File: flow/design.v
module DOUBLY_PIPELINE(clk,xi,yi,r,ang,xf,yf);
input signed[15:0] xi,yi;
input clk;
output reg signed [15:0] r,ang;
output reg signed [15:0] xf,yf;
 wire signed [15:0] ri,angi;
 wire  signed [15:0] xfi,yfi;
wire  signed [15:0] g1,g2,g3,g4,g5,g6,g7,g8;
ROTATING x1(clk,xi,yi,g1,g2,g3,g4,g5,g6,g7,g8,xfi,yfi);     
VECTORING x2(clk,xi,yi,g1,g2,g3,g4,g5,g6,g7,g8,ri,angi);  
always @(*)
begin 
xf<=xfi;
yf<=yfi;  
r<=ri;
ang<=angi;
end
endmodule
module ROTATING(clk,xi,yi,a1,a2,a3,a4,a5,a6,a7,a8,xf,yf);
input signed[15:0] xi,yi;
input   signed [15:0] a1,a2,a3,a4,a5,a6,a7,a8;
input clk;
output reg  signed [15:0] xf,yf;
reg  signed [15:0] x1,x2,x3,x4,x5,x6,x7,x8;
reg  signed [15:0] y1,y2,y3,y4,y5,y6,y7,y8;
wire signed [15:0] angle45,angle26,angle14,angle7,angle3_5,angle1_79,angle0_89,angle0_44;
reg  signed [15:0] angle_i [8:0];  
wire signed [15:0] s = 16'd607;
assign angle45 = 16'd4500;
assign angle26 = 16'd2657;
assign angle14 = 16'd1404;
assign angle7 = 16'd713;
assign angle3_5 = 16'd358;
assign angle1_79 = 16'd179;
assign angle0_89 = 16'd89;
assign angle0_44 = 16'd44;
always @(posedge clk)
begin  
    angle_i[0] <= angle45 ;
	    x1<= xi + yi;   
		y1<= yi - xi;
	   if (angle_i[0] > a2)
		begin 
		x2<= x1 - (y1>>>1);  
		y2<= y1 + (x1>>>1); 
		angle_i[1] <= angle_i[0] - angle26 ; 
		end 
	   else
		begin 
		x2<= x1+(y1>>>1); 
		y2<= y1-(x1>>>1);
	    angle_i[1] <= angle_i[0] + angle26 ;  
	   end
	 if (angle_i[1] > a3)
	    begin 
		 angle_i[2] <= angle_i[1] - angle14 ;  
		  x3<= x2 - (y2>>>2); 
		  y3<= y2 +(x2>>>2);
		end 
		else 
		begin 
	      angle_i[2] <= angle_i[1] + angle14 ;  
		  x3<= x2+(y2>>>2); 
		  y3<= y2-(x2>>>2);
		end 
	if (angle_i[2] > a4)
	    begin 
		  angle_i[3] <= angle_i[2] - angle7 ;  
		  x4<= x3 - (y3>>>3); 
		  y4<= y3 +(x3>>>3);
		 end 
		else 
		begin 
	     angle_i[3] <= angle_i[2] + angle7 ;  
		  x4<= x3+(y3>>>3); 
		  y4<= y3-(x3>>>3);
		end 
		if (angle_i[3] > a5)
	    begin 
			angle_i[4] <= angle_i[3] - angle3_5 ;  
			x5<= x4 - (y4>>>4); 
			y5<= y4 + (x4>>>4);
		 end 
		else 
		begin
			angle_i[4] <= angle_i[3] + angle3_5 ;  
			x5<= x4+(y4>>>4); 
			y5<= y4-(x4>>>4);
		end 
	   if (angle_i[4] > a6)
	    begin 
			angle_i[5] <= angle_i[4] - angle1_79 ;  
			x6<= x5 - (y5>>>5); 
			y6<= y5 +(x5>>>5);
		end
		else 
		begin 
	       angle_i[5] <= angle_i[4] + angle1_79 ;  
		   x6<= x5+(y5>>>5); 
		   y6<= y5-(x5>>>5);
		end 
		if (angle_i[5] > a7)
	    begin 
			angle_i[6] <= angle_i[5] - angle0_89 ;  
			x7<= x6 - (y6>>>6); 
			y7<= y6 +(x6>>>6);
		end
		else 
		begin 
			angle_i[6] <= angle_i[5] + angle0_89;  
			x7<= x6+(y6>>>6); 
			y7<= y6-(x6>>>6);
		end 
		if (angle_i[6] > a8)
	     begin 
			angle_i[7] <= angle_i[6] - angle0_44 ;  
			x8<= x7 - (y7>>>7); 
			y8<= y7 +(x7>>>7);
		 end 
		 else 
         begin 	     
			angle_i[7] <= angle_i[6] + angle0_44 ;  
			x8<= x7+(y7>>>7); 
			y8<= y7-(x7>>>7);
		 end  
      xf <=  (s*x8)/1000 ;
      yf <=  (s*y8)/1000 ;	  
end 
endmodule
module VECTORING(clk,a0,b0,ang1,ang2,ang3,ang4,ang5,ang6,ang7,ang8,r,ang);
input signed[15:0]a0,b0;
input clk;
  output reg signed [15:0]r,ang;  
  output reg signed[15:0] ang1,ang2,ang3,ang4,ang5,ang6,ang7,ang8;  
  reg signed [15:0] a1,a2,a3,a4,a5,a6,a7,a8;
  reg signed [15:0] b1,b2,b3,b4,b5,b6,b7,b8;
  reg signed[15:0] angle_x1,angle_x2,angle_x3,angle_x4,angle_x5,angle_x6,angle_x7,angle_x8;
wire signed [15:0] v = 16'd0607;
wire [15:0] angle_c0 = 16'd4500;
wire [15:0] angle_c1 = 16'd2657;
wire [15:0] angle_c2 = 16'd1404;
wire [15:0] angle_c3 = 16'd713;
wire [15:0] angle_c4 = 16'd358;
wire [15:0] angle_c5 = 16'd179;
wire [15:0] angle_c6 = 16'd089;
wire [15:0] angle_c7 = 16'd044; 
  always @ (posedge clk)
   begin
      a1<=a0+b0;
      b1<=b0-a0;
      angle_x1 <= angle_c0;
	  ang1 <= angle_x1;
    if(b1 < 0)  
   begin
      a2<= a1 - (b1>>>1);
      b2<= b1 + (a1>>>1);
     angle_x2<=angle_x1-angle_c1;
	   ang2<= angle_x2;
     end
    else
   begin
      a2<=a1+(b1>>>1);
      b2<=b1-(a1>>>1);
      angle_x2<=angle_x1+angle_c1;
	  ang2<= angle_x2;
    end
     if(b2<0)
	begin
     a3<=a2-(b2>>>2);
     b3<=b2+(a2>>>2);
     angle_x3<=angle_x2-angle_c2;
	  ang3<= angle_x3;
     end
  	else
  	begin
      a3<=a2+(b2>>>2);
      b3<=b2-(a2>>>2);
      angle_x3<=angle_x2+angle_c2;
	  ang3<= angle_x3;
	end
     if(b3<0)
	begin
     a4<=a3-(b3>>>3);
     b4<=b3+(a3>>>3);
     angle_x4<=angle_x3-angle_c3;
	 ang4<=angle_x4;
     end
  	else
  	begin
      a4<=a3+(b3>>>3);
      b4<=b3-(a3>>>3);
     angle_x4<=angle_x3+angle_c3;
	 ang4<=angle_x4;
	end
     if(b4<0)
	begin
     a5<=a4-(b4>>>4);
     b5<=b4+(a4>>>4);
      angle_x5<=angle_x4-angle_c4;
	   ang5<=angle_x5;
     end
  	else
  	begin
      a5<=a4+(b4>>>4);
      b5<=b4-(a4>>>4);
      angle_x5<=angle_x4+angle_c4;
	   ang5<=angle_x5;
	end
     if(b5<0)
	begin
     a6<=a5-(b5>>>5);
     b6<=b5+(a5>>>5);
    angle_x6<=angle_x5-angle_c5;
	 ang6<=angle_x6;
     end
  	else
  	begin
      a6<=a5+(b5>>>5);
      b6<=b5-(a5>>>5);
      angle_x6<=angle_x5+angle_c5;
	  ang6<=angle_x6;
	end
     if(b6<0)
	begin
     a7<=a6-(b6>>>6);
     b7<=b6+(a6>>>6);
     angle_x7<=angle_x6-angle_c6;
	 ang7<=angle_x7;
     end
  	else
  	begin
     a7<=a6+(b6>>>6);
     b7<=b6-(a6>>>6);
      angle_x7<=angle_x6+angle_c6;
	  ang7<=angle_x7;
 	 end
     if(b7<0)
	begin
      a8<=a7-(b7>>>7);
      b8<=b7+(a7>>>7);
      angle_x8<=angle_x7-angle_c7;
	  ang8<=angle_x8;
     end
  	else
      begin
      a8<=a7+(b7>>>7);
      b8<=b7-(a7>>>7);
       angle_x8<=angle_x7-angle_c7;
	   ang8<=angle_x8;
     end
r<=v*a8/1000;
ang<=angle_x8;
end
endmodule
File: flow/run.sh
#!/bin/bash
# the make line also repeats each setting of config.mk as NAME=value (left out here)
make -C /OpenROAD-flow-scripts/flow DESIGN_CONFIG=/design/flow/config.mk WORK_HOME=/design/flow/orfs CLKGATE_MAP_FILE= finish
File: flow/config.mk
export PLATFORM = sky130hd
export DESIGN_NAME = DOUBLY_PIPELINE
export DESIGN_NICKNAME = DOUBLY_PIPELINE
export VERILOG_FILES = /design/flow/design.v
export SDC_FILE = /design/flow/constraint.sdc
export NUM_CORES = 4
export LEC_CHECK = 0
export ABC_AREA = 0
export CAP_MARGIN = 20
export CELL_PAD_IN_SITES_DETAIL_PLACEMENT = 1
export CELL_PAD_IN_SITES_GLOBAL_PLACEMENT = 2
export CORE_MARGIN = 8
export CORE_UTILIZATION = 24
export CTS_CLUSTER_DIAMETER = 277
export PLACE_DENSITY = 0.66
export SLEW_MARGIN = 15
File: flow/constraint.sdc
create_clock -name core_clock -period 14.2 [get_ports {clk}]
set_input_delay 2.8400 -clock core_clock [delete_from_list [all_inputs] [get_ports {clk}]]
set_output_delay 2.8400 -clock core_clock [all_outputs]
set_load 0.01 [all_outputs]
==> impl_metrics.json, run 1 <==
{
  "status": "failed layout checks",
  "violatedChecks": "setup timing",
  "cts-hold-fix-buffers": 0,
  "synth.largest_area_cell": "dfxtp_1",
  "routed_wl_mm": 239,
  "r2r_slack_ps": -2220,
  "start_kind": "register",
  "yosys_warnings": 4,
  "simple_gate_area_share_pct": 13.8,
  "cp_common_cell": "buf_6",
  "tns_ps": -87990,
  "timing.rr.end": "x1.xf[14]",
  "ys_types": 146,
  "critical-path-top-delay-family": "AND-OR/OR-AND gates",
  "fa_ha_area_share_pct": 22.5,
  "area_growth_pct": 39.9,
  "die_h_um": 572,
  "ant_nets": 0,
  "finalCriticalPeriod_ps": 16420,
  "cpMaxStageDelayCell": "or4_1",
  "ys_top_logic_family": "adder cells",
  "synth_flops": 750,
  "cp_num_buf_inv": 14,
  "grt_overflow": 0,
  "gp_congestion": 0.829,
  "tightest_slew_ps": 1190,
  "cts_made_buffers": 93,
  "die_w_um": 572,
  "avgViaCountPerCell": 4.65,
  "fp_util_pct": 24.1,
  "vias": 69800,
  "rr_startpoint": "x1.x8[8]",
  "hold_path.class": "register to register",
  "clock.fmax_ghz": 0.0609,
  "endpoint": "x1.xf[14]",
  "post_synth_ao_oa_area_fraction_pct": 22.4,
  "cts.sinks": 750,
  "hold_end": "x2.ang8[5]",
  "fp_nets": 10100,
  "cp_max_fo": 6,
  "final_core_util_pct": 33.7,
  "first_pass_iters": 7,
  "drc": 0,
  "area_leaders": "dfxtp_1, ha_1, xnor2_1",
  "pre_cts_ws_ps": -3200,
  "insertion_delay_ps": 690,
  "cts_tree": "built",
  "period_used_pct": 116,
  "ys_area_mm2": 0.0742,
  "yosysTopAreaCellShare_pct": 20.2,
  "wl_per_cell_um": 15.9,
  "fin_ws_ps": -2220,
  "cp_num_cells": 72,
  "final_hold_viol_count": 0,
  "xor_area_share_pct": 12.4,
  "final.setup_skew_ps": 55.9,
  "numPlacedInstances": 14500,
  "cts_buffer_depth": 3,
  "cts.clk_slew.worst_paths_ps": 60,
  "cp.required_ps": 14770,
  "warnings": 119,
  "crit_path_start": "x1.x8[8]",
  "path_class": "register to register",
  "dp_hpwl_mm": 195,
  "hold_depth": 0,
  "async_flop_share_pct": 0,
  "muxShareOfSynthArea_pct": 2.18,
  "port_buffers": 95,
  "synth.avg_cell_area_um2": 8.32,
  "postSynthSeqShare_pct": 20.2,
  "rows": 204,
  "fp.coreArea_mm2": 0.308,
  "hold_slack_ps": 320,
  "setup_viol": 48,
  "edf_count": 0,
  "ys_cells": 8922,
  "io_pins": 97,
  "synth.cell_area_mm2": 0.0742,
  "place_area_mm2": 0.0933,
  "grt_usage_pct": 14.1,
  "synthTopCellsByCount": "inv_1, ha_1, dfxtp_1, a21oi_1, xnor2_1",
  "synthFlopType": "dfxtp_1",
  "arrival_ps": 16980,
  "grt_max_degree": 42,
  "relSlewSlack_pct": 20.2,
  "antenna_found_initial": 5,
  "yosysMostFrequentCell": "inv_1",
  "cts_max_level": 3,
  "final_cell_count_no_fill": 15000,
  "rr_worst_depth": 72,
  "maxCapViolations": 0,
  "worstHoldStart": "x2.angle_x8[5]",
  "final_area_mm2": 0.104,
  "ctsRootBufferMaster": "clkbuf_16",
  "grt_pass1_wl_mm": 391,
  "grt_pass1_vias": 76600,
  "drtIter0Drc": 2172,
  "endpoint_kind": "register",
  "maxSlewViolCount": 0,
  "syn_inst": 8922,
  "chip_area_mm2": 0.327,
  "fin_nets": 12000,
  "slowest_delay_ps": 530,
  "rsz0062_at_grt": "true"
}
## metal layers
layer	track usage [%]	part of all wire, %	vias up
met5	0	0	-
met4	3.08	2.1	0
met3	1.19	1.8	269
met2	26.4	51	543
met1	17.5	46	33900
li1	-	-	35100
## cell type report
class,instances,area (µm²)
flip-flops and latches,750,15200
multi-input cells,6926,60500
repair buffers,2013,16000
clock inverters,41,514
clock buffers,134,2710
inverters,1020,3850
well taps,4120,5150
fillers,36200,205000
diodes,1,2.50
## what timing repair did
| item | CTS | global route |
|---|---|---|
| gates resized | 593 | 355 |
| gates cloned | 2 | 0 |
| pin swaps | 318 | 230 |
| buffers inserted | 224 | 108 |
| endpoints found under the setup margin | 48 | 48 |
==> run 2: changes to the inputs <==
- ABC_AREA: 0 -> unset
- CELL_PAD_IN_SITES_DETAIL_PLACEMENT: 1 -> unset
- CELL_PAD_IN_SITES_GLOBAL_PLACEMENT: 2 -> unset
- CORE_ASPECT_RATIO: unset -> 1.62
- CORE_MARGIN: 8 -> 2
- CORE_UTILIZATION: 24 -> 72
- CTS_CLUSTER_DIAMETER: 277 -> unset
- PLACE_DENSITY: 0.66 -> unset
- SLEW_MARGIN: 15 -> 20
- clock period: 14.2 -> 16.4 ns (I/O delays scaled with it)
==> run 2 against run 1 <==
The run now fails in 5_1_grt; die area decreased by 68%; area after synthesis unchanged; synthesized cell count unchanged.
==> impl_metrics.json, run 2 <==
{
  "yosysMostFrequentCell": "inv_1",
  "postSynthSeqShare_pct": 20.2,
  "xor_area_share_pct": 12.4,
  "die_h_um": 413,
  "synthTopCellsByCount": "inv_1, ha_1, dfxtp_1, a21oi_1, xnor2_1",
  "muxShareOfSynthArea_pct": 2.18,
  "ys_top_logic_family": "adder cells",
  "ys_area_mm2": 0.0742,
  "ctsRootBufferMaster": "clkbuf_16",
  "cts_max_level": 3,
  "fa_ha_area_share_pct": 22.5,
  "edf_count": 0,
  "pre_cts_ws_ps": -856,
  "fp_util_pct": 72.8,
  "synth_flops": 750,
  "cts.sinks": 750,
  "chip_area_mm2": 0.106,
  "cts_made_buffers": 74,
  "io_pins": 97,
  "die_w_um": 256,
  "area_leaders": "dfxtp_1, ha_1, xnor2_1",
  "yosys_warnings": 4,
  "ys_types": 146,
  "simple_gate_area_share_pct": 13.8,
  "post_synth_ao_oa_area_fraction_pct": 22.4,
  "cts-hold-fix-buffers": 0,
  "syn_inst": 8922,
  "port_buffers": 95,
  "fp.coreArea_mm2": 0.102,
  "gp_congestion": 1.02,
  "synth.cell_area_mm2": 0.0742,
  "fp_nets": 10100,
  "tool.error": "[ERROR GRT-0116] Global routing finished with congestion. Check the congestion regions in the DRC Viewer.",
  "ys_cells": 8922,
  "synth.largest_area_cell": "dfxtp_1",
  "dp_hpwl_mm": 193,
  "synthFlopType": "dfxtp_1",
  "grt_overflow": 1893,
  "yosysTopAreaCellShare_pct": 20.2,
  "rows": 149,
  "async_flop_share_pct": 0,
  "haltStage": "5_1_grt",
  "cts_buffer_depth": 3,
  "grt_usage_pct": 86.5,
  "synth.avg_cell_area_um2": 8.32,
  "status": "stopped before the end"
}
-- run 2: repair_timing --
| action | CTS |
|---|---|
| setup buffers | 131 |
| resized | 412 |
| pin swaps | 190 |
| cloned | 2 |
| endpoints found under the setup margin | 48 |
-- run 2: routing by layer --
metal	global-route usage, %	overflow
met4	91.7	521
met2	102	1192
met1	81.4	85
met5	55.6	11
met3	75.0	84
-- run 2: through the flow --
stage	TNS, ps	hold WS (ps)	instance area [µm²]	instances
CTS	-37.4	322	92000	11700
detailed placement	-19630	312	86300	11400
global placement	-2220	312	86300	11400
floorplan	-19.3	310	74900	8922
==> run 3: changes to the inputs <==
- ABC_AREA: unset -> 1
- CAP_MARGIN: 20 -> 35
- CELL_PAD_IN_SITES_GLOBAL_PLACEMENT: unset -> 1
- CORE_ASPECT_RATIO: 1.62 -> 1.25
- CORE_UTILIZATION: 72 -> 34
- CTS_CLUSTER_SIZE: unset -> 44
- GPL_ROUTABILITY_DRIVEN: unset -> 0
- SLEW_MARGIN: 20 -> 10
- clock period: 16.4 -> 25.0 ns (I/O delays scaled with it)
==> run 3 against run 2 <==
Now clean on timing, DRC and antenna; area after synthesis is 2.8% lower; synthesized cell count is 11% higher; die area is 100% higher.
==> impl_metrics.json, run 3 <==
{
  "status": "timing/DRC/antenna clean",
  "warnings": 116,
  "vias": 58800,
  "grt_max_degree": 44,
  "cp.required_ps": 25640,
  "area_growth_pct": 10.1,
  "clock.fmax_ghz": 0.0598,
  "io_pins": 97,
  "routed_wl_mm": 174,
  "area_leaders": "dfxtp_1, ha_1, xor2_1",
  "grt_usage_pct": 16.0,
  "timing.rr.end": "x1.yf[14]",
  "path_class": "register to register",
  "edf_count": 0,
  "fin_nets": 11200,
  "cts.clk_slew.worst_paths_ps": 80,
  "endpoint_kind": "register",
  "final_cell_count_no_fill": 12900,
  "die_w_um": 416,
  "tightest_slew_ps": 901,
  "chip_area_mm2": 0.216,
  "hold_path.class": "register to register",
  "simple_gate_area_share_pct": 23.5,
  "ant_nets": 0,
  "worstHoldStart": "x2.angle_x8[12]",
  "crit_path_start": "x1.y8[14]",
  "cts_resized": 0,
  "cp_num_buf_inv": 15,
  "xor_area_share_pct": 11.3,
  "yosysTopAreaCellShare_pct": 20.8,
  "grt_pass1_vias": 59200,
  "yosys_warnings": 4,
  "async_flop_share_pct": 0,
  "cts_max_level": 3,
  "hold_end": "x2.ang8[12]",
  "rows": 189,
  "ys_area_mm2": 0.0721,
  "syn_inst": 9884,
  "ys_cells": 9884,
  "cts_buffer_depth": 3,
  "final_area_mm2": 0.0794,
  "hold_slack_ps": 307,
  "wl_per_cell_um": 13.6,
  "tns_ps": 0,
  "fp_nets": 11100,
  "post_synth_ao_oa_area_fraction_pct": 11.1,
  "grt_overflow": 0,
  "fp_util_pct": 34.1,
  "cp_common_cell": "nand2_1",
  "arrival_ps": 17350,
  "drtIter0Drc": 1760,
  "synth_flops": 750,
  "final.setup_skew_ps": 31.8,
  "cts_tree": "built",
  "synthTopCellsByCount": "inv_1, nand2_1, ha_1, xor2_1, dfxtp_1",
  "fin_ws_ps": 8290,
  "hold_depth": 0,
  "synth.largest_area_cell": "dfxtp_1",
  "numPlacedInstances": 12700,
  "synth.avg_cell_area_um2": 7.30,
  "grt_pass1_wl_mm": 289,
  "synth.cell_area_mm2": 0.0721,
  "muxShareOfSynthArea_pct": 0,
  "ctsRootBufferMaster": "clkbuf_16",
  "final_core_util_pct": 37.6,
  "pre_cts_ws_ps": 8080,
  "endpoint": "x1.yf[14]",
  "setup_viol": 0,
  "synthFlopType": "dfxtp_1",
  "port_buffers": 95,
  "relSlewSlack_pct": 39.3,
  "cp_num_cells": 109,
  "avgViaCountPerCell": 4.57,
  "rr_worst_depth": 109,
  "r2r_slack_ps": 8290,
  "first_pass_iters": 5,
  "cts.sinks": 750,
  "cpMaxStageDelayCell": "dfxtp_1",
  "drc": 0,
  "rsz0062_at_grt": "false",
  "cts_setup_buffers": 0,
  "fp.coreArea_mm2": 0.211,
  "insertion_delay_ps": 710,
  "start_kind": "register",
  "die_h_um": 519,
  "cts-hold-fix-buffers": 0,
  "ys_types": 72,
  "critical-path-top-delay-family": "simple AND/OR/NAND/NOR gates",
  "dp_hpwl_mm": 151,
  "period_used_pct": 66.9,
  "ys_top_logic_family": "simple AND/OR/NAND/NOR gates",
  "cts_made_buffers": 88,
  "yosysMostFrequentCell": "inv_1",
  "postSynthSeqShare_pct": 20.8,
  "finalCriticalPeriod_ps": 16710,
  "final_hold_viol_count": 0,
  "slowest_delay_ps": 690,
  "maxSlewViolCount": 0,
  "fa_ha_area_share_pct": 22.9,
  "cp_max_fo": 43,
  "rr_startpoint": "x1.y8[14]",
  "antenna_found_initial": 2,
  "place_area_mm2": 0.0764,
  "maxCapViolations": 0
}
run 3: layer usage:
metal	up-vias	share of wire [%]	GRT usage [%]
li1	31600	-	-
met1	26600	41	17.0
met2	388	55	32.8
met3	173	1.8	1.45
met4	0	2.3	4.24
met5	-	0	0
run 3: final cells by class:
type / count / area (µm²)
inverter: 1904 / 7170
clock buffer: 116 / 2490
antenna: 1 / 2.50
multi-input combinational: 7164 / 49600
sequential: 750 / 15000
fill: 22400 / 132000
clock inverter: 47 / 548
tap: 2769 / 3460
timing repair buffer: 115 / 1130
==> run 4: changes to the inputs <==
- ABC_AREA: 1 -> unset
- CAP_MARGIN: 35 -> 20
- CELL_PAD_IN_SITES_DETAIL_PLACEMENT: unset -> 1
- CELL_PAD_IN_SITES_GLOBAL_PLACEMENT: 1 -> unset
- CORE_ASPECT_RATIO: 1.25 -> 0.93
- CORE_UTILIZATION: 34 -> 40
- CTS_CLUSTER_SIZE: 44 -> unset
- PLACE_DENSITY: unset -> 0.8
- SLEW_MARGIN: 10 -> 20
==> run 4 against run 3 <==
Still clean; area after synthesis rose by 2.8%; count of clock-buffer cells in the layout fell by 5; global-route usage is 16 points higher; worst hold slack better by 22 ps; wire length up 77%; maximum frequency shrank 30%; sequential share of layout area down 0.27 points; critical endpoint is now x1.yf[12].
==> impl_metrics.json, run 4 <==
{
  "fin_nets": 10100,
  "synth.largest_area_cell": "dfxtp_1",
  "timing.rr.end": "x1.yf[12]",
  "grt_max_degree": 42,
  "regArea_mm2": 0.0150,
  "rr_worst_depth": 61,
  "ys_top_logic_family": "adder cells",
  "synth.avg_cell_area_um2": 8.32,
  "slowest_delay_ps": 1040,
  "path_class": "register to register",
  "period_used_pct": 95.9,
  "r2r_slack_ps": 1010,
  "yosysTopAreaCellShare_pct": 20.2,
  "setup_viol": 0,
  "fa_ha_area_share_pct": 22.5,
  "synth_flops": 750,
  "routed_wl_mm": 309,
  "cts_setup_buffers": 0,
  "cts_buffer_depth": 3,
  "io_pins": 97,
  "grt_usage_pct": 31.9,
  "final_core_util_pct": 43.7,
  "cts_made_buffers": 85,
  "maxCapViolations": 0,
  "cp_num_cells": 61,
  "edf_count": 0,
  "synthTopCellsByCount": "inv_1, ha_1, dfxtp_1, a21oi_1, xnor2_1",
  "warnings": 116,
  "cts_tree": "built",
  "mi_logic_area_mm2": 0.0545,
  "hold_depth": 0,
  "grt_pass1_wl_mm": 479,
  "post_synth_ao_oa_area_fraction_pct": 22.4,
  "xor_area_share_pct": 12.4,
  "drtIter0Drc": 7699,
  "die_w_um": 451,
  "grt_overflow": 0,
  "relSlewSlack_pct": 13.6,
  "status": "timing/DRC/antenna clean",
  "drc": 0,
  "cts.clk_slew.worst_paths_ps": 60,
  "start_kind": "register",
  "postSynthSeqShare_pct": 20.2,
  "tns_ps": 0,
  "yosysMostFrequentCell": "inv_1",
  "cts.sinks": 750,
  "endpoint_kind": "register",
  "cpMaxStageDelayCell": "a41oi_1",
  "endpoint": "x1.yf[12]",
  "ys_area_mm2": 0.0742,
  "vias": 75400,
  "arrival_ps": 24580,
  "fp.coreArea_mm2": 0.184,
  "antenna_found_initial": 44,
  "area_growth_pct": 8.64,
  "wl_per_cell_um": 26.9,
  "pre_cts_ws_ps": 2540,
  "crit_path_start": "x1.y8[3]",
  "die_h_um": 419,
  "rr_startpoint": "x1.y8[3]",
  "final_hold_viol_count": 0,
  "ys_cells": 8922,
  "synth.cell_area_mm2": 0.0742,
  "port_buffers": 95,
  "clock.fmax_ghz": 0.0417,
  "fp_util_pct": 40.2,
  "rsz0062_at_grt": "false",
  "cts_resized": 0,
  "maxSlewViolCount": 0,
  "finalCriticalPeriod_ps": 23990,
  "fp_nets": 10100,
  "chip_area_mm2": 0.189,
  "cts-hold-fix-buffers": 0,
  "cp_max_fo": 20,
  "worstHoldStart": "x2.angle_x8[8]",
  "hold_end": "x2.ang8[8]",
  "yosys_warnings": 4,
  "area_leaders": "dfxtp_1, ha_1, xnor2_1",
  "final.setup_skew_ps": 59.3,
  "cp_common_cell": "a211oi_1",
  "n_fill_cell": 21900,
  "first_pass_iters": 9,
  "cp.required_ps": 25600,
  "ys_types": 146,
  "ctsRootBufferMaster": "clkbuf_16",
  "critical-path-top-delay-family": "AND-OR/OR-AND gates",
  "cts_max_level": 3,
  "simple_gate_area_share_pct": 13.8,
  "grt_pass1_vias": 83100,
  "rows": 152,
  "fin_ws_ps": 1010,
  "syn_inst": 8922,
  "ant_nets": 0,
  "muxShareOfSynthArea_pct": 2.18,
  "dp_hpwl_mm": 206,
  "cp_num_buf_inv": 5,
  "synthFlopType": "dfxtp_1",
  "insertion_delay_ps": 770,
  "tightest_slew_ps": 1260,
  "async_flop_share_pct": 0,
  "avgViaCountPerCell": 6.58,
  "hold_path.class": "register to register"
}
[run 4: metrics by stage]
step	hold WS, ps	area (µm²)	instances
6_report	329	80600	11500
4_1_cts	328	80400	11400
2_1_floorplan	310	74200	8922
5_1_grt	329	80600	11500
3_3_place_gp	311	77600	11300
3_5_place_dp	313	77600	11300
[run 4: area by class of cell]
| cell class | count | share of cell area [%] |
|---|---|---|
| clock inverter | 41 | 0.618 |
| tap | 2464 | 3.83 |
| multi-input combinational | 6926 | 67.7 |
| clock buffer | 111 | 2.90 |
| sequential | 750 | 18.6 |
| inverter | 1020 | 4.75 |
| timing repair buffer | 137 | 1.58 |
| antenna | 13 | 0.0404 |
[run 4: routing by layer]
layer	track usage (%)	vias up	part of all wire [%]
li1	-	31400	-
met2	53.8	5284	47
met5	0.435	-	0.10
met4	27.4	46	10
met3	10.2	2590	8.7
met1	31.8	36100	34
==> run 5: changes to the inputs <==
- CELL_PAD_IN_SITES_DETAIL_PLACEMENT: 1 -> unset
- CORE_ASPECT_RATIO: 0.93 -> unset
- CORE_UTILIZATION: 40 -> 11
- GPL_ROUTABILITY_DRIVEN: 0 -> unset
- PLACE_DENSITY: 0.8 -> unset
- clock period: 25.0 -> 33.8 ns (I/O delays scaled with it)
==> run 5 against run 4 <==
Sequential share of layout area shrank 1.8 points; wire length shrank 38%; still clean; non-clock buffer count grew 9; worst hold slack worse by 4.2 ps; global-route usage is 27 points lower; via count down 18%; die area went up to 3.6 times the previous value; register-to-register slack gained 12000 ps; critical endpoint unchanged; critical path depth unchanged; maximum frequency is 13% higher; clock skew decreased by 1.1 ps.
==> impl_metrics.json, run 5 <==
{
  "status": "timing/DRC/antenna clean",
  "grt_overflow": 0,
  "final.setup_skew_ps": 58.2,
  "period_used_pct": 62.9,
  "grt_usage_pct": 5.36,
  "tightest_slew_ps": 1110,
  "setup_viol": 0,
  "rr_startpoint": "x1.y8[2]",
  "grt_max_degree": 42,
  "area_growth_pct": 20.2,
  "async_flop_share_pct": 0,
  "cp.required_ps": 34420,
  "postSynthSeqShare_pct": 20.2,
  "drtIter0Drc": 3478,
  "finalCriticalPeriod_ps": 21260,
  "synth.largest_area_cell": "dfxtp_1",
  "synth.cell_area_mm2": 0.0742,
  "syn_inst": 8922,
  "first_pass_iters": 6,
  "xor_area_share_pct": 12.4,
  "port_buffers": 95,
  "final_hold_viol_count": 0,
  "rsz0062_at_grt": "false",
  "ys_top_logic_family": "adder cells",
  "simple_gate_area_share_pct": 13.8,
  "yosysTopAreaCellShare_pct": 20.2,
  "cts_tree": "built",
  "place_area_mm2": 0.0858,
  "routed_wl_mm": 190,
  "start_kind": "register",
  "relSlewSlack_pct": 25.5,
  "cp_num_buf_inv": 5,
  "cts-hold-fix-buffers": 0,
  "cp_max_fo": 16,
  "grt_pass1_wl_mm": 309,
  "io_pins": 97,
  "rows": 301,
  "area_leaders": "dfxtp_1, ha_1, xnor2_1",
  "hold_path.class": "register to register",
  "antenna_found_initial": 28,
  "clock.fmax_ghz": 0.0470,
  "cts_buffer_depth": 4,
  "critical-path-top-delay-family": "AND-OR/OR-AND gates",
  "fp_util_pct": 11.0,
  "yosysMostFrequentCell": "inv_1",
  "avgViaCountPerCell": 3.46,
  "r2r_slack_ps": 12540,
  "arrival_ps": 21880,
  "n_fill_cell": 76600,
  "cts_made_buffers": 95,
  "worstHoldStart": "x2.angle_x8[4]",
  "warnings": 116,
  "maxCapViolations": 0,
  "muxShareOfSynthArea_pct": 2.18,
  "drc": 0,
  "cts.clk_slew.worst_paths_ps": 60,
  "endpoint": "x1.yf[12]",
  "synth_flops": 750,
  "fp.coreArea_mm2": 0.672,
  "cpMaxStageDelayCell": "o2111ai_1",
  "fin_nets": 10100,
  "synth.avg_cell_area_um2": 8.32,
  "hold_depth": 0,
  "gp_congestion": 0.866,
  "ant_nets": 0,
  "yosys_warnings": 4,
  "fp_nets": 10100,
  "cts_resized": 0,
  "grt_pass1_vias": 59800,
  "cts_setup_buffers": 0,
  "rr_worst_depth": 61,
  "crit_path_start": "x1.y8[2]",
  "ctsRootBufferMaster": "clkbuf_16",
  "cts.sinks": 750,
  "synthTopCellsByCount": "inv_1, ha_1, dfxtp_1, a21oi_1, xnor2_1",
  "final_area_mm2": 0.0891,
  "fa_ha_area_share_pct": 22.5,
  "wl_per_cell_um": 10.6,
  "maxSlewViolCount": 0,
  "numPlacedInstances": 17800,
  "path_class": "register to register",
  "timing.rr.end": "x1.yf[12]",
  "hold_end": "x2.ang8[4]",
  "dp_hpwl_mm": 155,
  "die_h_um": 825,
  "ys_types": 146,
  "chip_area_mm2": 0.681,
  "cp_num_cells": 61,
  "slowest_delay_ps": 780,
  "insertion_delay_ps": 800,
  "final_cell_count_no_fill": 18000,
  "edf_count": 0,
  "post_synth_ao_oa_area_fraction_pct": 22.4,
  "synthFlopType": "dfxtp_1",
  "ys_area_mm2": 0.0742,
  "die_w_um": 825,
  "ys_cells": 8922,
  "cts_max_level": 3,
  "tns_ps": 0,
  "vias": 62100,
  "endpoint_kind": "register"
}
## run 5: layer usage
metal | part of all wire [%] | vias up | global-route usage [%]
li1 | - | 31500 | -
met2 | 45 | 1273 | 8.95
met1 | 47 | 29100 | 7.05
met3 | 5.1 | 307 | 0.946
met4 | 2.8 | 20 | 1.54
met5 | 0.068 | - | 0
## run 5: per-stage QoR
stage,worst slack [ps],hold WS [ps],util [%]
after floorplan,16430,310,-
final,12540,325,13.3
after CTS,12240,326,13.3
after global placement,12780,311,12.8
after global routing,10820,331,13.3
after detailed placement,12320,312,12.8
## run 5: cell type report
class | instances | area, µm² | area share, %
Multi-Input combinational cell | 6926 | 54400 | 61.1
Clock inverter | 48 | 666 | 0.747
Clock buffer | 122 | 2640 | 2.96
Inverter | 1020 | 3830 | 4.29
Antenna cell | 12 | 30.0 | 0.0337
Sequential cell | 750 | 15000 | 16.8
Tap cell | 8938 | 11200 | 12.5
Timing Repair Buffer | 146 | 1330 | 1.50
==> run 6: changes to the inputs <==
- CORE_UTILIZATION: 11 -> 70
- HOLD_SLACK_MARGIN: unset -> -0.1
- SETUP_SLACK_MARGIN: unset -> 1.53
- clock period: 33.8 -> 12.1 ns (I/O delays scaled with it)
==> run 6 against run 5 <==
Area after synthesis unchanged; die area decreased by 84%; synthesized cell count unchanged; the run now fails in 5_1_grt.
==> impl_metrics.json, run 6 <==
{
  "chip_area_mm2": 0.109,
  "dp_hpwl_mm": 183,
  "die_h_um": 330,
  "simple_gate_area_share_pct": 13.8,
  "synthTopCellsByCount": "inv_1, ha_1, dfxtp_1, a21oi_1, xnor2_1",
  "fp_util_pct": 70.5,
  "fa_ha_area_share_pct": 22.5,
  "ys_cells": 8922,
  "fp_nets": 10100,
  "ctsRootBufferMaster": "clkbuf_16",
  "ys_area_mm2": 0.0742,
  "cts.sinks": 750,
  "yosysMostFrequentCell": "inv_1",
  "postSynthSeqShare_pct": 20.2,
  "grt_overflow": 269,
  "synth_flops": 750,
  "muxShareOfSynthArea_pct": 2.18,
  "cts-hold-fix-buffers": 0,
  "synth.avg_cell_area_um2": 8.32,
  "ys_types": 146,
  "syn_inst": 8922,
  "yosys_warnings": 4,
  "edf_count": 0,
  "cts_max_level": 3,
  "port_buffers": 95,
  "synth.largest_area_cell": "dfxtp_1",
  "haltStage": "5_1_grt",
  "gp_congestion": 0.977,
  "io_pins": 97,
  "synth.cell_area_mm2": 0.0742,
  "xor_area_share_pct": 12.4,
  "yosysTopAreaCellShare_pct": 20.2,
  "status": "stopped before the end",
  "post_synth_ao_oa_area_fraction_pct": 22.4,
  "place_area_mm2": 0.0898,
  "die_w_um": 330,
  "grt_usage_pct": 73.7,
  "synthFlopType": "dfxtp_1",
  "tool.error": "[ERROR GRT-0116] Global routing finished with congestion. Check the congestion regions in the DRC Viewer.",
  "rows": 119,
  "area_leaders": "dfxtp_1, ha_1, xnor2_1",
  "cts_buffer_depth": 3,
  "async_flop_share_pct": 0,
  "cts_made_buffers": 80,
  "ys_top_logic_family": "adder cells",
  "fp.coreArea_mm2": 0.105
}
-- run 6: per-layer routing --
metal | GRT overflow | global-route usage (%)
met1 | 3 | 71.9
met2 | 123 | 93.3
met3 | 31 | 57.5
met4 | 111 | 71.7
met5 | 1 | 33.8
-- run 6: what timing repair did --
item / CTS
pin swaps: 346
gates cloned: 1
endpoints found under the setup margin: 48
buffers inserted: 193
resized: 555
-- run 6: per-stage QoR --
| step | setup slack (ps) | cells | TNS (ps) |
|---|---|---|---|
| 2_1_floorplan | -4160 | 8922 | -174400 |
| 3_3_place_gp | -4770 | 11800 | -201820 |
| 3_5_place_dp | -5190 | 11800 | -219230 |
| 4_1_cts | -4220 | 12100 | -185390 |
==> run 7: changes to the inputs <==
- ABC_AREA: unset -> 1
- CORE_UTILIZATION: 70 -> 62
- CTS_CLUSTER_SIZE: unset -> 100
- HOLD_SLACK_MARGIN: -0.1 -> unset
- SETUP_SLACK_MARGIN: 1.53 -> unset
- TNS_END_PERCENT: unset -> 10
- clock period: 12.1 -> 12.4 ns (I/O delays scaled with it)
==> run 7 against run 6 <==
The layout now fails its checks (setup timing); synthesized cell count is 11% higher; area after synthesis shrank 2.8%; die area up 9.7%.
==> impl_metrics.json, run 7 <==
{
  "synthTopCellsByCount": "inv_1, nand2_1, ha_1, xor2_1, dfxtp_1",
  "violatedChecks": "setup timing",
  "cp_num_cells": 102,
  "synth.avg_cell_area_um2": 7.30,
  "cts_tree": "built",
  "chip_area_mm2": 0.119,
  "setup_viol": 48,
  "wl_met1_mm": 74.3,
  "cts_max_level": 3,
  "n_fill_cell": 8377,
  "fin_nets": 12400,
  "ctsRootBufferMaster": "clkbuf_16",
  "hold_end": "x2.ang8[15]",
  "cts-hold-fix-buffers": 0,
  "synth.cell_area_mm2": 0.0721,
  "ys_top_logic_family": "simple AND/OR/NAND/NOR gates",
  "fp.coreArea_mm2": 0.116,
  "async_flop_share_pct": 0,
  "io_pins": 97,
  "fp_util_pct": 62.3,
  "rsz0062_at_grt": "true",
  "drtIter0Drc": 2817,
  "antenna_found_initial": 1,
  "synth.largest_area_cell": "dfxtp_1",
  "cts_made_buffers": 85,
  "ys_cells": 9884,
  "final.setup_skew_ps": 34.5,
  "maxCapViolations": 0,
  "port_buffers": 95,
  "period_used_pct": 121,
  "cts.sinks": 750,
  "rr_worst_depth": 102,
  "arrival_ps": 15610,
  "muxShareOfSynthArea_pct": 0,
  "fin_ws_ps": -2650,
  "clock.fmax_ghz": 0.0664,
  "maxSlewViolCount": 0,
  "finalCriticalPeriod_ps": 15050,
  "yosysTopAreaCellShare_pct": 20.8,
  "rr_startpoint": "x1.y8[4]",
  "regArea_mm2": 0.0151,
  "cts.clk_slew.worst_paths_ps": 60,
  "syn_inst": 9884,
  "cpMaxStageDelayCell": "fa_1",
  "grt_max_degree": 42,
  "dp_hpwl_mm": 140,
  "start_kind": "register",
  "area_leaders": "dfxtp_1, ha_1, xor2_1",
  "simple_gate_area_share_pct": 23.5,
  "slowest_delay_ps": 530,
  "top_layer": "met4",
  "ys_area_mm2": 0.0721,
  "insertion_delay_ps": 700,
  "area_growth_pct": 27.3,
  "grt_pass1_vias": 66000,
  "warnings": 121,
  "cp_num_buf_inv": 14,
  "ys_types": 72,
  "r2r_slack_ps": -2650,
  "mi_logic_area_mm2": 0.0544,
  "grt_pass1_wl_mm": 294,
  "synthFlopType": "dfxtp_1",
  "ant_nets": 0,
  "die_h_um": 345,
  "postSynthSeqShare_pct": 20.8,
  "post_synth_ao_oa_area_fraction_pct": 11.1,
  "synth_flops": 750,
  "drc": 0,
  "dr_wl_met2_mm": 92.7,
  "first_pass_iters": 8,
  "status": "failed layout checks",
  "xor_area_share_pct": 11.3,
  "cts_buffer_depth": 3,
  "yosysMostFrequentCell": "inv_1",
  "hold_path.class": "register to register",
  "routed_wl_mm": 179,
  "endpoint": "x1.yf[10]",
  "tightest_slew_ps": 1020,
  "crit_path_start": "x1.y8[4]",
  "final_hold_viol_count": 0,
  "rows": 125,
  "wl_met3_mm": 5.54,
  "n_antenna_cell": 0,
  "fa_ha_area_share_pct": 22.9,
  "yosys_warnings": 4,
  "timing.rr.end": "x1.yf[10]",
  "path_class": "register to register",
  "die_w_um": 345,
  "hold_depth": 0,
  "grt_usage_pct": 28.7,
  "avgViaCountPerCell": 5.19,
  "cp_common_cell": "nand2_4",
  "cp.required_ps": 12960,
  "hold_slack_ps": 310,
  "relSlewSlack_pct": 31.4,
  "wl_per_cell_um": 14.0,
  "grt_overflow": 0,
  "gp_congestion": 0.926,
  "cp_max_fo": 8,
  "worstHoldStart": "x2.angle_x8[15]",
  "fp_nets": 11100,
  "endpoint_kind": "register",
  "edf_count": 0,
  "critical-path-top-delay-family": "simple AND/OR/NAND/NOR gates",
  "vias": 66500
}
==> run 7: area by class of cell <==
| class | instances | share of cell area (%) |
|---|---|---|
| Multi-Input combinational cell | 7168 | 59.3 |
| Sequential cell | 750 | 16.5 |
| Tap cell | 1524 | 2.08 |
| Timing Repair Buffer | 1309 | 11.1 |
| Clock buffer | 119 | 2.60 |
| Inverter | 1904 | 7.91 |
| Clock inverter | 33 | 0.530 |
==> run 7: layer usage <==
layer,track usage [%],vias up
met4,10.5,0
met2,54.7,1201
li1,-,34100
met3,3.06,478
met5,0,-
met1,32.6,30700
==> run 7: stage by stage <==
stage                     setup TNS [ps]  worst slack [ps]  std cells  utilization [%]  cell area [µm²]
final                             -82450             -2650      12800             79.3            91800
after global placement            -70600             -2260      12400             71.3            82500
after floorplan                    -9810              -866       9884                -            72700
after global routing             -130260             -3450      12800             79.3            91800
after CTS                         -62640             -1850      12700             76.9            89000
after detailed placement          -87030             -2400      12400             71.3            82500
==> run 7: timing repair <==
action / in CTS / in global routing
gates resized: 548 / 579
pin swaps: 343 / 403
setup endpoints to repair: 48 / 48
gates cloned: 2 / 2
buffers inserted: 163 / 86
endpoints found under the hold margin: 0 / 0
==> run 8: changes to the inputs <==
- CAP_MARGIN: 20 -> 10
- CORE_ASPECT_RATIO: unset -> 0.52
- CORE_UTILIZATION: 62 -> 71
- CTS_CLUSTER_DIAMETER: unset -> 221
- CTS_CLUSTER_SIZE: 100 -> 27
- GPL_ROUTABILITY_DRIVEN: unset -> 0
- GPL_TIMING_DRIVEN: unset -> 1
- PLACE_DENSITY_LB_ADDON: unset -> 0.06
- SETUP_SLACK_MARGIN: unset -> 4.01
- TNS_END_PERCENT: 10 -> unset
- clock period: 12.4 -> 13.7 ns (I/O delays scaled with it)
==> run 8 against run 7 <==
The flow now stops in 5_1_grt; area after synthesis stayed put; synthesized cell count stayed put; die area is 12% lower.
==> impl_metrics.json, run 8 <==
{
  "pre_cts_ws_ps": -1330,
  "simple_gate_area_share_pct": 23.5,
  "synth_flops": 750,
  "cts-hold-fix-buffers": 0,
  "tool.error": "[ERROR GRT-0232] Routing congestion too high. Check the congestion heatmap in the GUI.",
  "ys_cells": 9884,
  "cts_made_buffers": 31,
  "synth.cell_area_mm2": 0.0721,
  "muxShareOfSynthArea_pct": 0,
  "synth.largest_area_cell": "dfxtp_1",
  "async_flop_share_pct": 0,
  "grt_usage_pct": 81.6,
  "io_pins": 97,
  "yosysTopAreaCellShare_pct": 20.8,
  "ys_area_mm2": 0.0721,
  "ys_types": 72,
  "place_area_mm2": 0.0820,
  "die_w_um": 446,
  "rows": 84,
  "cts_buffer_depth": 3,
  "haltStage": "5_1_grt",
  "xor_area_share_pct": 11.3,
  "port_buffers": 95,
  "area_leaders": "dfxtp_1, ha_1, xor2_1",
  "fp_nets": 11100,
  "synth.avg_cell_area_um2": 7.30,
  "yosysMostFrequentCell": "inv_1",
  "status": "stopped before the end",
  "fa_ha_area_share_pct": 22.9,
  "grt_overflow": 1574,
  "cts_max_level": 1,
  "ys_top_logic_family": "simple AND/OR/NAND/NOR gates",
  "numPlacedInstances": 12000,
  "cts.sinks": 750,
  "synthFlopType": "dfxtp_1",
  "edf_count": 0,
  "fp_util_pct": 71.5,
  "post_synth_ao_oa_area_fraction_pct": 11.1,
  "dp_hpwl_mm": 160,
  "synthTopCellsByCount": "inv_1, nand2_1, ha_1, xor2_1, dfxtp_1",
  "yosys_warnings": 4,
  "fp.coreArea_mm2": 0.101,
  "chip_area_mm2": 0.104,
  "ctsRootBufferMaster": "clkbuf_16",
  "die_h_um": 234,
  "postSynthSeqShare_pct": 20.8,
  "syn_inst": 9884
}
## run 8: repair_timing
| action | 4_1_cts |
|---|---|
| gates resized | 891 |
| cloned | 4 |
| buffers inserted | 250 |
| hold endpoints to repair | 0 |
| endpoints found under the setup margin | 48 |
| pin swaps | 456 |
## run 8: routing by layer
metal / GRT usage (%) / GRT overflow
met1: 82.9 / 153
met2: 95.0 / 832
met3: 69.4 / 161
met4: 75.9 / 411
met5: 55.6 / 17
==> run 9: changes to the inputs <==
- ABC_AREA: 1 -> unset
- CAP_MARGIN: 10 -> 20
- CORE_ASPECT_RATIO: 0.52 -> unset
- CORE_UTILIZATION: 71 -> 65
- CTS_CLUSTER_DIAMETER: 221 -> unset
- CTS_CLUSTER_SIZE: 27 -> unset
- GPL_ROUTABILITY_DRIVEN: 0 -> unset
- GPL_TIMING_DRIVEN: 1 -> unset
- PLACE_DENSITY_LB_ADDON: 0.06 -> unset
- SETUP_SLACK_MARGIN: 4.01 -> unset
- clock period: 13.7 -> 22.9 ns (I/O delays scaled with it)
==> run 9 against run 8 <==
The run now finishes clean; die area is 12% higher; area after synthesis is 2.8% higher; synthesized cell count is 9.7% lower.
==> impl_metrics.json, run 9 <==
{
  "rsz0062_at_grt": "false",
  "ys_types": 146,
  "fp_util_pct": 65.8,
  "rr_worst_depth": 63,
  "r2r_slack_ps": 1860,
  "grt_overflow": 0,
  "drtIter0Drc": 3836,
  "vias": 63000,
  "final_hold_viol_count": 0,
  "path_class": "register to register",
  "syn_inst": 8922,
  "final_cell_count_no_fill": 10500,
  "xor_area_share_pct": 12.4,
  "postSynthSeqShare_pct": 20.2,
  "fin_nets": 10100,
  "simple_gate_area_share_pct": 13.8,
  "ant_nets": 0,
  "antenna_found_initial": 0,
  "synth.largest_area_cell": "dfxtp_1",
  "arrival_ps": 21580,
  "final_area_mm2": 0.0796,
  "fa_ha_area_share_pct": 22.5,
  "ctsRootBufferMaster": "clkbuf_16",
  "hold_depth": 0,
  "hold_end": "x2.ang8[12]",
  "cpMaxStageDelayCell": "xnor2_1",
  "hold_path.class": "register to register",
  "ys_area_mm2": 0.0742,
  "endpoint": "x1.xf[12]",
  "io_pins": 97,
  "cts.sinks": 750,
  "yosysTopAreaCellShare_pct": 20.2,
  "port_buffers": 95,
  "cts_made_buffers": 85,
  "critical-path-top-delay-family": "AND-OR/OR-AND gates",
  "insertion_delay_ps": 660,
  "setup_viol": 0,
  "yosysMostFrequentCell": "inv_1",
  "cp_num_cells": 63,
  "cts.clk_slew.worst_paths_ps": 60,
  "dp_hpwl_mm": 143,
  "die_h_um": 342,
  "tightest_slew_ps": 1080,
  "fp.coreArea_mm2": 0.113,
  "n_antenna_cell": 0,
  "clock.fmax_ghz": 0.0475,
  "muxShareOfSynthArea_pct": 2.18,
  "cp_num_buf_inv": 6,
  "first_pass_iters": 7,
  "slowest_delay_ps": 790,
  "worstHoldStart": "x2.angle_x8[12]",
  "die_w_um": 342,
  "status": "timing/DRC/antenna clean",
  "cts-hold-fix-buffers": 0,
  "ys_top_logic_family": "adder cells",
  "maxCapViolations": 0,
  "endpoint_kind": "register",
  "cts_tree": "built",
  "synth.cell_area_mm2": 0.0742,
  "crit_path_start": "x1.x8[8]",
  "grt_max_degree": 42,
  "maxSlewViolCount": 0,
  "hold_slack_ps": 309,
  "area_growth_pct": 7.30,
  "cts_max_level": 3,
  "grt_pass1_wl_mm": 297,
  "yosys_warnings": 4,
  "warnings": 118,
  "synth.avg_cell_area_um2": 8.32,
  "cp_max_fo": 14,
  "synthTopCellsByCount": "inv_1, ha_1, dfxtp_1, a21oi_1, xnor2_1",
  "avgViaCountPerCell": 6.00,
  "synthFlopType": "dfxtp_1",
  "timing.rr.end": "x1.xf[12]",
  "rr_startpoint": "x1.x8[8]",
  "relSlewSlack_pct": 27.4,
  "numPlacedInstances": 10300,
  "grt_pass1_vias": 61500,
  "fp_nets": 10100,
  "cts_buffer_depth": 3,
  "async_flop_share_pct": 0,
  "cp_common_cell": "o21ai_0",
  "chip_area_mm2": 0.117,
  "place_area_mm2": 0.0765,
  "ys_cells": 8922,
  "cp.required_ps": 23430,
  "grt_usage_pct": 29.9,
  "gp_congestion": 0.976,
  "tns_ps": 0,
  "synth_flops": 750,
  "period_used_pct": 91.9,
  "area_leaders": "dfxtp_1, ha_1, xnor2_1",
  "wl_per_cell_um": 17.0,
  "routed_wl_mm": 178,
  "edf_count": 0,
  "finalCriticalPeriod_ps": 21040,
  "final.setup_skew_ps": 42.9,
  "drc": 0,
  "start_kind": "register",
  "post_synth_ao_oa_area_fraction_pct": 22.4,
  "rows": 123
}
==> run 9: metrics by stage <==
stage               util, %  setup slack (ps)
floorplan                 -              5530
global placement       67.8              1540
detailed placement     67.8              1290
CTS                    70.5              1190
global route           70.6               194
finish                 70.6              1860
==> run 9: cell type report <==
| type | instances | area (µm²) |
|---|---|---|
| Inverter | 1020 | 3830 |
| Fill cell | 9036 | 33200 |
| Tap cell | 1500 | 1880 |
| Clock inverter | 44 | 678 |
| Clock buffer | 113 | 2410 |
| Sequential cell | 750 | 15000 |
| Timing Repair Buffer | 144 | 1320 |
| Multi-Input combinational cell | 6926 | 54500 |
==> run 9: routing by layer <==
metal	track usage, %	wire length (µm)	vias to the layer above	share of wire (%)
met4	9.65	5500	0	3.1
li1	-	-	31500	-
met3	3.06	8120	319	4.6
met5	0	0	-	0
met2	53.3	86700	1599	49
met1	37.8	77900	29600	44
==> run 9: repair_timing <==
action                                 CTS  global route
endpoints found under the hold margin    0             0
buffers inserted                         0             0
setup endpoints to repair                0             5
resized                                  0             2
==> run 10: changes to the inputs <==
- CORE_ASPECT_RATIO: unset -> 1.93
- CORE_UTILIZATION: 65 -> 35
- CTS_CLUSTER_DIAMETER: unset -> 396
- GPL_ROUTABILITY_DRIVEN: unset -> 1
- HOLD_SLACK_MARGIN: unset -> 0.28
- MIN_ROUTING_LAYER: unset -> met2
- PLACE_DENSITY_LB_ADDON: unset -> 0.2
- SETUP_SLACK_MARGIN: unset -> 5.0
- TNS_END_PERCENT: unset -> 5
- clock period: 22.9 -> 21.8 ns (I/O delays scaled with it)
==> run 10 against run 9 <==
Now fails the layout checks on DRC; die area increased by 85%; flip-flop count unchanged; clock skew increased by 16 ps; worst setup slack improved by 2500 ps; via count increased by 45%; wire length increased by 34%; register-to-register slack improved by 2500 ps; critical path type unchanged; highest routed layer is now met5.
==> impl_metrics.json, run 10 <==
{
  "status": "failed layout checks",
  "violatedChecks": "DRC",
  "fin_nets": 10600,
  "fp.coreArea_mm2": 0.211,
  "routed_wl_mm": 238,
  "drtIter0Drc": 17600,
  "cp_num_buf_inv": 13,
  "post_synth_ao_oa_area_fraction_pct": 22.4,
  "grt_usage_pct": 32.3,
  "port_buffers": 95,
  "hold_end": "x2.ang8[5]",
  "postSynthSeqShare_pct": 20.2,
  "crit_path_start": "x1.x8[6]",
  "cp_common_cell": "buf_4",
  "syn_inst": 8922,
  "start_kind": "register",
  "insertion_delay_ps": 730,
  "fp_nets": 10100,
  "pre_cts_ws_ps": 835,
  "cts_tree": "built",
  "synth.cell_area_mm2": 0.0742,
  "period_used_pct": 79.8,
  "regArea_mm2": 0.0152,
  "rows": 234,
  "cts_max_level": 3,
  "rsz0062_at_grt": "true",
  "drc": 1,
  "yosysMostFrequentCell": "inv_1",
  "endpoint": "x1.xf[8]",
  "r2r_slack_ps": 4400,
  "cts_made_buffers": 78,
  "final_hold_viol_count": 0,
  "cpMaxStageDelayCell": "xnor2_1",
  "grt_pass1_wl_mm": 365,
  "fin_ws_ps": 4400,
  "rr_worst_depth": 68,
  "muxShareOfSynthArea_pct": 2.18,
  "maxCapViolations": 0,
  "synthTopCellsByCount": "inv_1, ha_1, dfxtp_1, a21oi_1, xnor2_1",
  "antenna_found_initial": 0,
  "critical-path-top-delay-family": "AND-OR/OR-AND gates",
  "endpoint_kind": "register",
  "hold_depth": 0,
  "simple_gate_area_share_pct": 13.8,
  "tightest_slew_ps": 1100,
  "die_w_um": 335,
  "synthFlopType": "dfxtp_1",
  "ctsRootBufferMaster": "clkbuf_16",
  "warnings": 119,
  "cp_num_cells": 68,
  "timing.rr.end": "x1.xf[8]",
  "finalCriticalPeriod_ps": 17400,
  "grt_max_degree": 41,
  "clock.fmax_ghz": 0.0575,
  "fa_ha_area_share_pct": 22.5,
  "chip_area_mm2": 0.216,
  "ys_cells": 8922,
  "synth.avg_cell_area_um2": 8.32,
  "cts.clk_slew.worst_paths_ps": 80,
  "relSlewSlack_pct": 26.2,
  "grt_pass1_vias": 95700,
  "async_flop_share_pct": 0,
  "xor_area_share_pct": 12.4,
  "first_pass_iters": 55,
  "cp.required_ps": 22410,
  "arrival_ps": 18000,
  "setup_viol": 0,
  "fp_util_pct": 35.2,
  "ys_top_logic_family": "adder cells",
  "area_leaders": "dfxtp_1, ha_1, xnor2_1",
  "tns_ps": 0,
  "edf_count": 0,
  "slowest_delay_ps": 560,
  "io_pins": 97,
  "synth.largest_area_cell": "dfxtp_1",
  "cp_max_fo": 13,
  "die_h_um": 644,
  "ant_nets": 0,
  "area_growth_pct": 19.8,
  "avgViaCountPerCell": 7.54,
  "gp_congestion": 1.03,
  "mi_logic_area_mm2": 0.0591,
  "dp_hpwl_mm": 183,
  "path_class": "register to register",
  "ys_area_mm2": 0.0742,
  "vias": 91500,
  "hold_path.class": "register to register",
  "rr_startpoint": "x1.x8[6]",
  "yosys_warnings": 4,
  "yosysTopAreaCellShare_pct": 20.2,
  "maxSlewViolCount": 0,
  "worstHoldStart": "x2.angle_x8[5]",
  "cts.sinks": 750,
  "grt_overflow": 0,
  "wl_per_cell_um": 19.6,
  "final.setup_skew_ps": 58.5,
  "ys_types": 146,
  "synth_flops": 750,
  "cts_buffer_depth": 3,
  "n_fill_cell": 21000
}
[run 10: cell type report]
class | instances | share of cell area, %
clock buffer | 105 | 2.44
clock inverter | 38 | 0.584
tap | 2714 | 3.82
sequential | 750 | 17.1
inverter | 1020 | 4.31
timing repair buffer | 575 | 5.32
multi-input combinational | 6927 | 66.4
antenna | 5 | 0.0141
[run 10: repair_timing]
action	in CTS	in global routing
buffers inserted	319	64
hold endpoints to repair	0	0
pin swaps	221	91
gates cloned	2	0
gates resized	774	154
setup endpoints to repair	48	48
hold buffers	0	0
[run 10: through the flow]
stage	utilization, %	hold WS (ps)	area [µm²]	instances
final	42.2	324	88900	12100
after global routing	42.2	329	88900	12100
after CTS	41.6	322	87600	12100
after detailed placement	37.3	312	78500	11600
after global placement	37.3	311	78500	11600
after floorplan	-	310	74400	8922
[run 10: layer usage]
metal	GRT usage (%)	wire [µm]	vias up
met2	47.6	141000	23900
met1	-	0	32600
met4	6.67	27300	20
met3	31.5	69300	2946
li1	-	-	32000
met5	2.56	608	-
==> run 11: changes to the inputs <==
- CAP_MARGIN: 20 -> 5
- CORE_ASPECT_RATIO: 1.93 -> unset
- CORE_UTILIZATION: 35 -> 70
- CTS_CLUSTER_DIAMETER: 396 -> unset
- GPL_ROUTABILITY_DRIVEN: 1 -> unset
- HOLD_SLACK_MARGIN: 0.28 -> unset
- MIN_ROUTING_LAYER: met2 -> unset
- PLACE_DENSITY_LB_ADDON: 0.2 -> unset
- SETUP_SLACK_MARGIN: 5.0 -> -1.1
- TNS_END_PERCENT: 5 -> unset
- clock period: 21.8 -> 15.5 ns (I/O delays scaled with it)
==> run 11 against run 10 <==
Die area decreased by 50%; the run now fails in 5_1_grt; area after synthesis did not move; synthesized cell count is the same.
==> impl_metrics.json, run 11 <==
{
  "muxShareOfSynthArea_pct": 2.18,
  "synth_flops": 750,
  "port_buffers": 95,
  "cts.sinks": 750,
  "cts_made_buffers": 79,
  "fa_ha_area_share_pct": 22.5,
  "dp_hpwl_mm": 183,
  "cts_max_level": 3,
  "async_flop_share_pct": 0,
  "cts_buffer_depth": 3,
  "tool.error": "[ERROR GRT-0116] Global routing finished with congestion. Check the congestion regions in the DRC Viewer.",
  "fp.coreArea_mm2": 0.105,
  "synth.avg_cell_area_um2": 8.32,
  "rows": 119,
  "die_h_um": 330,
  "ys_cells": 8922,
  "gp_congestion": 0.980,
  "xor_area_share_pct": 12.4,
  "syn_inst": 8922,
  "post_synth_ao_oa_area_fraction_pct": 22.4,
  "synthTopCellsByCount": "inv_1, ha_1, dfxtp_1, a21oi_1, xnor2_1",
  "synth.cell_area_mm2": 0.0742,
  "postSynthSeqShare_pct": 20.2,
  "fp_util_pct": 70.5,
  "yosysMostFrequentCell": "inv_1",
  "simple_gate_area_share_pct": 13.8,
  "ys_area_mm2": 0.0742,
  "io_pins": 97,
  "ctsRootBufferMaster": "clkbuf_16",
  "chip_area_mm2": 0.109,
  "haltStage": "5_1_grt",
  "yosysTopAreaCellShare_pct": 20.2,
  "ys_top_logic_family": "adder cells",
  "die_w_um": 330,
  "yosys_warnings": 4,
  "ys_types": 146,
  "synth.largest_area_cell": "dfxtp_1",
  "place_area_mm2": 0.0876,
  "fp_nets": 10100,
  "grt_overflow": 870,
  "grt_usage_pct": 79.6,
  "edf_count": 0,
  "area_leaders": "dfxtp_1, ha_1, xnor2_1",
  "pre_cts_ws_ps": -1640,
  "synthFlopType": "dfxtp_1",
  "status": "stopped before the end"
}
[run 11: metal layers]
| metal | GRT overflow | global-route usage (%) |
|---|---|---|
| met5 | 2 | 50.9 |
| met4 | 309 | 76.3 |
| met3 | 95 | 68.5 |
| met2 | 421 | 93.8 |
| met1 | 43 | 78.6 |
[run 11: through the flow]
stage | instances
after floorplan | 8922
after global placement | 11700
after CTS | 11800
after detailed placement | 11700
[run 11: timing repair]
| action | CTS |
|---|---|
| pin swaps | 57 |
| hold buffers | 0 |
| gates resized | 174 |
| cloned | 0 |
| hold endpoints to repair | 0 |
| setup endpoints to repair | 46 |
| setup buffers | 30 |
